run A:
Design microP, start of the top module:
module microP(
    input clk,
    input reset,
    output [7:0] imem_addr,
    input [16:0] imem_data,
    output [7:0] dmem_addr,
    output [7:0] dmem_wdata,
    output dmem_we,
    input [7:0] dmem_rdata,
    input [7:0] data_in,
    output out_we,
    output [7:0] data_out_col,
    output [7:0] data_out_addr
    );
clock: 6.34 ns
lec_check: 0
abc_area: 1
cap_margin: 20
cell_pad_in_sites_detail_placement: 1
cell_pad_in_sites_global_placement: 3
core_aspect_ratio: 1.05
core_margin: 9
core_utilization: 38
cts_cluster_diameter: 237
cts_cluster_size: 12
gpl_routability_driven: 0
gpl_timing_driven: 1
min_routing_layer: met1
setup_slack_margin: 1.17
slew_margin: 25
run.sh (not shown) runs the stock make flow with config.mk's settings and CLKGATE_MAP_FILE=.
Modified inputs, run B compared to run A
- changing SLEW_MARGIN from 25 to 20
- removing SETUP_SLACK_MARGIN (formerly 1.17)
- changing CORE_MARGIN from 9 to 5
- removing CELL_PAD_IN_SITES_DETAIL_PLACEMENT (formerly 1)
- changing CORE_UTILIZATION from 38 to 59
- removing MIN_ROUTING_LAYER (formerly met1)
- removing CTS_CLUSTER_SIZE (formerly 12)
- removing CTS_CLUSTER_DIAMETER (formerly 237)
- removing GPL_ROUTABILITY_DRIVEN (formerly 0)
- removing CELL_PAD_IN_SITES_GLOBAL_PLACEMENT (formerly 3)
- removing GPL_TIMING_DRIVEN (formerly 1)
- changing the clock period (ns, I/O delays scaled along) from 6.34 to 5.0
Findings:
- Relative to run A, effective utilization at floorplan has increased by 21 points in run B.
- Comparing run A and run B, the higher fraction of power consumed by combinational cells is on run B.
- Final area (run B over run A): decrease, 98 um^2
- Delta (run B minus run A): cell-internal power has increased, maximum fanout count along the critical path has remained practically unchanged.
What run C does differently from run B at the input level:
- CORE_MARGIN: 5 -> 10
- SETUP_SLACK_MARGIN: unset -> -0.46
- TNS_END_PERCENT: unset -> 60
- PLACE_DENSITY: unset -> 0.37
- CAP_MARGIN: 20 -> 40
- CORE_UTILIZATION: 59 -> 72
- HOLD_SLACK_MARGIN: unset -> -0.06
- CTS_CLUSTER_SIZE: unset -> 30
- CTS_CLUSTER_DIAMETER: unset -> 376
- ABC_AREA: 1 -> unset
- CORE_ASPECT_RATIO: 1.05 -> 0.5
Notes after the runs:
Side by side, post-route total power turned out lower in run C than in run B.
Between run C and run B, combined area of all synthesized cells is lower for run C, run B comes in above that.
Compared with run B, in run C clock net sink count now sits at about the same level, flip-flop and latch count after synthesis comparable, number of nets in the final layout lower, power drawn by the sequential cells lower, final design utilization has increased.
Cmp run C and run B / clock power / higher: run C
Taking run B as the reference, in run C hold slack increased by 3.8 ps relative to the old numbers; width of the die +35%.
Run C: all stages complete, timing, DRC and antenna checks passed
Of the two candidates, run B has the better violation count after the first detailed-route iteration and run C the worse one.
The critical path startpoint comes out MD_w[0]$_DFFE_PP_ in one run and data_in[2] in the other, namely in run C and run B respectively.
### run C -> run D
- removing CTS_CLUSTER_DIAMETER (formerly 376)
- removing CORE_ASPECT_RATIO (formerly 0.5)
- changing CORE_MARGIN from 10 to 2
- removing HOLD_SLACK_MARGIN (formerly -0.06)
- changing CTS_CLUSTER_SIZE from 30 to 98
- changing CAP_MARGIN from 40 to 20
- removing SETUP_SLACK_MARGIN (formerly -0.46)
- changing PLACE_DENSITY from 0.37 to 0.6
- setting ABC_AREA to 1 for the first time
- removing TNS_END_PERCENT (formerly 60)
- changing the clock period (ns, I/O delays scaled along) from 5.0 to 3.18
## What came out
- Status(run D) = ERROR, stage = global routing
- Run C went all the way through synthesis, placement and routing and the layout is clean on timing, DRC and antenna.
- Vertical die size for run D: 18% up relative to run C
- Run D vs. run C: sequential element share of the synthesized area went down by 0.74 points.
- Count of instantiated cells in the yosys netlist came out higher on run D than on run C.
- [compare] base=run C new=run D: detailed-placement wirelength estimate rose by 450 um, number of gates given a new drive strength after cts rose 21.

* * *

microP again, from the RTL that the note above started with.
// microP
module microP(
    input clk,
    input reset,
    output [7:0] imem_addr,
    input [16:0] imem_data,
    output [7:0] dmem_addr,
    output [7:0] dmem_wdata,
    output dmem_we,
    input [7:0] dmem_rdata,
    input [7:0] data_in,
    output out_we,
    output [7:0] data_out_col,
    output [7:0] data_out_addr
    );
Settings: LEC_CHECK=0, CAP_MARGIN=20, CELL_PAD_IN_SITES_GLOBAL_PLACEMENT=2, CORE_ASPECT_RATIO=1.4, CORE_MARGIN=8, CORE_UTILIZATION=53, CTS_CLUSTER_DIAMETER=376, CTS_CLUSTER_SIZE=30, HOLD_SLACK_MARGIN=-0.06, PLACE_DENSITY=0.37, SETUP_SLACK_MARGIN=-0.46, SLEW_MARGIN=0, TNS_END_PERCENT=60; clock period 5.0 ns.
==> next run, changes <==
==> flow/config.mk (replaced) <==
export PLATFORM = sky130hd
export DESIGN_NAME = microP
export DESIGN_NICKNAME = microP
export VERILOG_FILES = /design/flow/design.v
export SDC_FILE = /design/flow/constraint.sdc
export NUM_CORES = 4
export LEC_CHECK = 0
export ABC_AREA = 1
export CAP_MARGIN = 20
export CELL_PAD_IN_SITES_GLOBAL_PLACEMENT = 3
export CORE_ASPECT_RATIO = 1.05
export CORE_MARGIN = 9
export CORE_UTILIZATION = 38
export CTS_CLUSTER_DIAMETER = 237
export CTS_CLUSTER_SIZE = 89
export GPL_ROUTABILITY_DRIVEN = 0
export GPL_TIMING_DRIVEN = 0
export MIN_ROUTING_LAYER = met2
export SETUP_SLACK_MARGIN = 1.17
export SLEW_MARGIN = 15
=>
- synthesized cell count increases by 38%
- worst hold slack got worse by 0.028 ns
- die area increases by 40%
- setup slack improved by 0.49 ns
- cell count increases by 40%
- total power increases by 52%
==> next run, changes <==
--- a/flow/config.mk
+++ b/flow/config.mk
@@ -8,13 +8,10 @@
 export ABC_AREA = 1
 export CAP_MARGIN = 20
-export CELL_PAD_IN_SITES_GLOBAL_PLACEMENT = 3
 export CORE_ASPECT_RATIO = 1.05
-export CORE_MARGIN = 9
+export CORE_MARGIN = 5
 export CORE_UTILIZATION = 38
-export CTS_CLUSTER_DIAMETER = 237
 export CTS_CLUSTER_SIZE = 89
 export GPL_ROUTABILITY_DRIVEN = 0
 export GPL_TIMING_DRIVEN = 0
-export MIN_ROUTING_LAYER = met2
 export SETUP_SLACK_MARGIN = 1.17
 export SLEW_MARGIN = 15
What happened:
- final area came out lower by 0.94%
- worst setup slack gets worse by 0.051 ns
- wire length came out lower by 14%
- die size came out lower by 8.8%
- total power came out lower by 5.0%
- critical path depth came out higher by 2
- clock-buffer cell count came out higher by 1
- core utilization came out lower by 1.5 points
- sequential share of layout area came out higher by 0.32 points
- sequential power barely changes
- sequential cell count stays the same

* * *

## job 3862
Starting RTL as in the previous note.
Settings: LEC_CHECK=0, ABC_AREA=1, CAP_MARGIN=20, CORE_MARGIN=2, CORE_UTILIZATION=66, CTS_CLUSTER_DIAMETER=341, CTS_CLUSTER_SIZE=98, PLACE_DENSITY=0.6, SETUP_SLACK_MARGIN=-0.21, SLEW_MARGIN=20, TNS_END_PERCENT=15; clock period 2.3 ns.
Job 3862 never completed, since it errored out during global routing (5_1_grt).
Setup changes, job 3862 to job 4288
Settings: a deleted CTS_CLUSTER_DIAMETER that had been 341; a deleted SETUP_SLACK_MARGIN that had been -0.21; a deleted ABC_AREA that had been 1; a deleted TNS_END_PERCENT that had been 15; a change of CORE_UTILIZATION from 66 to 61; a change of CTS_CLUSTER_SIZE from 98 to 42; a change of the clock period (ns, I/O delays scaled along) from 2.3 to 3.34.
Looking at placement row count, job 4288 sits above job 3862. Job 3862 → job 4288: complex-gate fraction of the synthesized area climbed 5.6 points, cell area after synthesis dropped 1.6%, area fraction in mux cells climbed 12 points, placed instance count dropped 402. Although it ran to completion, job 4288 produced a layout that fails the final checks because of negative setup slack. Taking job 3862 over job 4288, the synthesized cell count ratio works out to 1.4. Die size of job 4288 exceeds that of job 3862 by a few percent. Changes observed in job 4288 relative to job 3862: fraction of the mapped netlist area in adder cells saw little to no change; count of buffers added by post-CTS timing repair for setup higher; chip area from the yosys synthesis statistics went down 1.6%.
The inputs of job 1094 differ from those of job 4288 as listed below.
Settings: CORE_UTILIZATION: 61 -> 66; CTS_CLUSTER_SIZE: 42 -> unset; PLACE_DENSITY: 0.6 -> unset; the clock period (ns, I/O delays scaled along): 3.34 -> 3.63.
--- outcome ---
Final checks on job 1094, whose flow otherwise completed, came back failing, citing negative setup slack.
Worst reg2reg path depth | job 1094 below job 4288
Cmp job 1094 vs job 4288: critical path depth lower in job 1094
Of job 4288 and job 1094, job 1094 shows the lower share of total power in combinational logic, with job 4288 above it.
Comparing job 4288 and job 1094, the lower final hold slack is on job 1094.
In job 1094, static leakage power is lower than in job 4288.
Relative to job 4288, the number of DRC markers in iteration 0 measured on job 1094 has increased by more than 10%.
As far as post-synth area from yosys stat goes, job 1094 and job 4288 are indistinguishable; the numbers are identical.
Against job 4288 as the reference, job 1094 delivers a lower first-pass iteration count of the detailed router.
Job 1094 against job 4288: non-clock buffer count fell by 39, placeable core region fell by about 6%.
Here is what was changed in the inputs of job 5030 compared with job 1094.
Settings: CORE_UTILIZATION: 66 -> 22; PLACE_DENSITY: unset -> 0.6; the clock period (ns, I/O delays scaled along): 3.63 -> 4.5.
--- outcome ---
The final layout from job 5030, which completed every stage, passed the timing, design-rule and antenna checks at the end of the flow.
Wire length of the first global-routing pass down 16% in job 5030 wrt job 1094
Compared with job 1094, job 5030 shows count of routing violations after the opening detailed-route iteration that has gone down by more than half.
Highest fanout seen on the critical path up 3 in job 5030 wrt job 1094
Job 5030 against job 1094: highest ir drop seen on vdd went down, cell area went down by 2.5%, critical path depth picked up an extra 5.
Comparing via count for job 1094 and job 5030, the smaller number came from job 5030.
Per the comparison of job 5030 with job 1094, number of resized instances in the post-cts repair step dropped 3, width of the chip climbed 71%.
Compared with job 1094, job 5030 shows transition time at the pin with the least slew margin lower by 210 ps.

* * *

microP again, from the RTL that the note above started with.
==> flow/config.mk <==
export PLATFORM = sky130hd
export DESIGN_NAME = microP
export DESIGN_NICKNAME = microP
export VERILOG_FILES = /design/flow/design.v
export SDC_FILE = /design/flow/constraint.sdc
export NUM_CORES = 4
export LEC_CHECK = 0
export CAP_MARGIN = 20
export CORE_MARGIN = 2
export CORE_UTILIZATION = 72
export CTS_CLUSTER_DIAMETER = 379
export CTS_CLUSTER_SIZE = 40
export PLACE_DENSITY_LB_ADDON = 0.01
export SLEW_MARGIN = 20
==> flow/constraint.sdc <==
create_clock -name core_clock -period 2.01 [get_ports {clk}]
set_input_delay 0.4020 -clock core_clock [delete_from_list [all_inputs] [get_ports {clk}]]
set_output_delay 0.4020 -clock core_clock [all_outputs]
set_load 0.01 [all_outputs]
The starting point did not get past clock tree synthesis with DPL-0038.
==> next run, changes <==
Settings changed: ABC_AREA from default to 1, CORE_UTILIZATION 72 to 58, CTS_CLUSTER_DIAMETER 379 to default, CTS_CLUSTER_SIZE 40 to default, PLACE_DENSITY from default to 0.6, PLACE_DENSITY_LB_ADDON 0.01 to default.
Clock period 2.01 ns to 2.83 ns, I/O delays scaled along.
With this change the flow completed and failed the layout checks on negative setup slack; die area grows by about 25%; area after synthesis grows by 1.7%; synthesized cell count grows by 38%.
==> next run, changes <==
Settings changed: ABC_AREA 1 to default, CORE_UTILIZATION 58 to 71, CTS_CLUSTER_SIZE from default to 40, PLACE_DENSITY 0.6 to default.
Clock period 2.83 ns to 2.01 ns, I/O delays scaled along.
This time the run never finished: it broke off in clock tree synthesis with DPL-0038.
Synthesized cell count fell by 28%.
Synthesized area fell by 1.6%.
Die size fell by 19%.
==> next run, changes <==
Settings changed: CORE_UTILIZATION 71 to 40, CTS_CLUSTER_SIZE 40 to default, PLACE_DENSITY from default to 0.6.
Clock period 2.01 ns to 4.5 ns, I/O delays scaled along.
=> With this change the flow produced a clean layout; area after synthesis does not change; die size grows by 75%; synthesized cell count stays the same.
==> next run, changes <==
Settings changed: CORE_UTILIZATION 40 to 65, CTS_CLUSTER_SIZE from default to 33.
Clock period 4.5 ns to 3.34 ns, I/O delays scaled along.
Effect: With this change the flow died in global routing (GRT-0232). Synthesized area stays the same. Die area shrinks by 38%. Synthesized cell count does not change.

* * *

harbor:
Starting RTL as in the previous note.
Settings: LEC_CHECK=0, ABC_AREA=1, CAP_MARGIN=20, CORE_MARGIN=2, CORE_UTILIZATION=65, CTS_CLUSTER_DIAMETER=374, CTS_CLUSTER_SIZE=100, PLACE_DENSITY=0.4, SLEW_MARGIN=20, TNS_END_PERCENT=10; clock period 2.5 ns.
harbor got as far as 5_1_grt, where a tool error ended the run.
Setup changes, harbor to lagoon
Settings: removing ABC_AREA (formerly 1); removing CTS_CLUSTER_DIAMETER (formerly 374); changing PLACE_DENSITY from 0.4 to 0.6; changing CTS_CLUSTER_SIZE from 100 to 98; removing TNS_END_PERCENT (formerly 10); changing the clock period (ns, I/O delays scaled along) from 2.5 to 5.04.
[summary]
- In summary, lagoon completed successfully, with a layout that passed the timing, design-rule and antenna checks.
- From harbor to lagoon the numbers moved as follows: die size has decreased, area after synthesis has decreased, floorplan core density has decreased, number of nets in the synthesized netlist has decreased, post-CTS setup buffer count has decreased.
- What harbor reported for synthesized cell count has to be multiplied by 0.72 to get the figure for lagoon.
- Compared with harbor, lagoon shows a higher compound-gate portion of the synthesized area.
- Re y dimension of the die: harbor was higher than lagoon.
What nickel does differently from lagoon at the input level:
Settings: clearing CTS_CLUSTER_SIZE, which used to be 98; swapping 65 for 64 in CORE_UTILIZATION; clearing PLACE_DENSITY, which used to be 0.6; swapping 5.04 for 2.5 in the clock period (ns, I/O delays scaled along).
==> results <==
- Stage in which a tool error killed nickel: 5_1_grt.
- lagoon did not stop at any stage, and its layout met the timing, design-rule and antenna checks.
- [nickel] floorplan die width rose 0.76% relative to lagoon
- nickel -> lagoon: share of synthesized cell area in and-or and or-and compound cells delta 0, exact match
- Full die area was lower in the run labelled lagoon.
- The higher worst slack at placement of nickel and lagoon is in lagoon.
- When nickel is measured against lagoon, its number of buffers added for setup after CTS turns out 34 higher.
- Summary: with lagoon as the reference, final weighted congestion of routability-driven global placement in nickel moved up by a few percent.
- Going from lagoon to nickel, number of gates given a new drive strength after cts up 159, area inside the core boundary went up about 0.8%.
The following lists how willow was set up differently from nickel:
Settings: changing CORE_UTILIZATION from 64 to 70; setting CTS_CLUSTER_SIZE to 32 for the first time; setting PLACE_DENSITY to 0.77 for the first time; changing the clock period (ns, I/O delays scaled along) from 2.5 to 3.63.
As the logs show, willow stopped at 5_1_grt after a tool error, so it never reached the end of the flow.
Reported for nickel and willow, number of ports placed on the die boundary turned out identical to the last digit.
NOTE core outline area nickel->willow decreased by a little under 10%
Summary: with nickel as the reference, final weighted congestion in routability-driven placement in willow moved down by a few percent.

* * *

Starting RTL as in the previous note.
clock: 2.83 ns
lec_check: 0
abc_area: 1
cap_margin: 20
core_margin: 2
core_utilization: 62
cts_cluster_diameter: 374
cts_cluster_size: 100
place_density: 0.6
slew_margin: 20
The baseline reached the layout checks and failed them: negative setup slack.
Change:
Settings changed: CORE_UTILIZATION 62 to 65, CTS_CLUSTER_DIAMETER 374 to 381, CTS_CLUSTER_SIZE 100 to 98.
=> With this change the flow died in 5_1_grt with GRT-0232; area after synthesis is unchanged; synthesized cell count is unchanged; die size fell by a few percent.
Change:
Settings changed: ABC_AREA 1 to unset, CORE_UTILIZATION 65 to 40, CTS_CLUSTER_DIAMETER 381 to unset, CTS_CLUSTER_SIZE 98 to unset.
Clock period 2.83 ns to 5.0 ns, I/O delays scaled along.
Outcome: With this change the flow went through all stages and came out clean. Die area increases by 58%. Synthesized area drops by about 1.6%. Synthesized cell count goes down by about 28%.

* * *

microP again, from the RTL that the note above started with.
export LEC_CHECK = 0
export ABC_AREA = 0
export CAP_MARGIN = 20
export CELL_PAD_IN_SITES_DETAIL_PLACEMENT = 2
export CORE_ASPECT_RATIO = 1.52
export CORE_MARGIN = 9
export CORE_UTILIZATION = 40
export CTS_CLUSTER_DIAMETER = 23
export CTS_CLUSTER_SIZE = 35
export GPL_ROUTABILITY_DRIVEN = 0
export MAX_ROUTING_LAYER = met4
export PLACE_DENSITY = 0.6
export SETUP_SLACK_MARGIN = 0.35
export SLEW_MARGIN = 5
export TNS_END_PERCENT = 45
create_clock -name core_clock -period 3.36 [get_ports {clk}]
The starting point never finished: it broke off in global routing (5_1_grt).
Change:
- ABC_AREA: 0 -> not set
- CORE_ASPECT_RATIO: 1.52 -> not set
- CTS_CLUSTER_SIZE: 35 -> 70
- GPL_ROUTABILITY_DRIVEN: 0 -> not set
- SETUP_SLACK_MARGIN: 0.35 -> not set
- SLEW_MARGIN: 5 -> 10
- TNS_END_PERCENT: 45 -> not set
- clock period: 3.36 -> 3.18 ns (I/O delays scaled with it)
Now the flow aborted during clock tree synthesis (4_1_cts) on DPL-0033.
Die size is lower by 0.41%.
Synthesized area does not change.
Synthesized cell count is unchanged.
Change:
- CELL_PAD_IN_SITES_DETAIL_PLACEMENT: 2 -> not set
- CORE_MARGIN: 9 -> 2
- CTS_CLUSTER_DIAMETER: 23 -> not set
- CTS_CLUSTER_SIZE: 70 -> not set
- MAX_ROUTING_LAYER: met4 -> not set
- SETUP_SLACK_MARGIN: not set -> 0.88
- SLEW_MARGIN: 10 -> 20
- clock period: 3.18 -> 4.5 ns (I/O delays scaled with it)
What happened: The new run ran to the end with no violations. Synthesized cell count does not change. Area after synthesis is unchanged. Die size came out lower by 16%.
Change:
- CELL_PAD_IN_SITES_DETAIL_PLACEMENT: not set -> 2
- MAX_ROUTING_LAYER: not set -> met4
- SETUP_SLACK_MARGIN: 0.88 -> not set
- clock period: 4.5 -> 5.0 ns (I/O delays scaled with it)
Outcome:
- core utilization fell by 5.6 points
- die area stays the same
- synthesized area stays the same
- final cell count went down by about 4.4%
- wire length increases by about 30%
Change:
- CELL_PAD_IN_SITES_DETAIL_PLACEMENT: 2 -> not set
- CORE_ASPECT_RATIO: not set -> 1.05
- CORE_UTILIZATION: 40 -> 59
- MAX_ROUTING_LAYER: met4 -> not set
- PLACE_DENSITY: 0.6 -> not set
The changed run produced a clean layout.
Worst setup slack is better by 320 ps.
Global-route usage came out higher by 3.3 points.
Routed wire length came out lower by 23%.
Critical path depth came out lower by 1.
Area after synthesis does not change.
Final cell count came out lower by 8.5%.
Power and IR drop assume default switching activity.
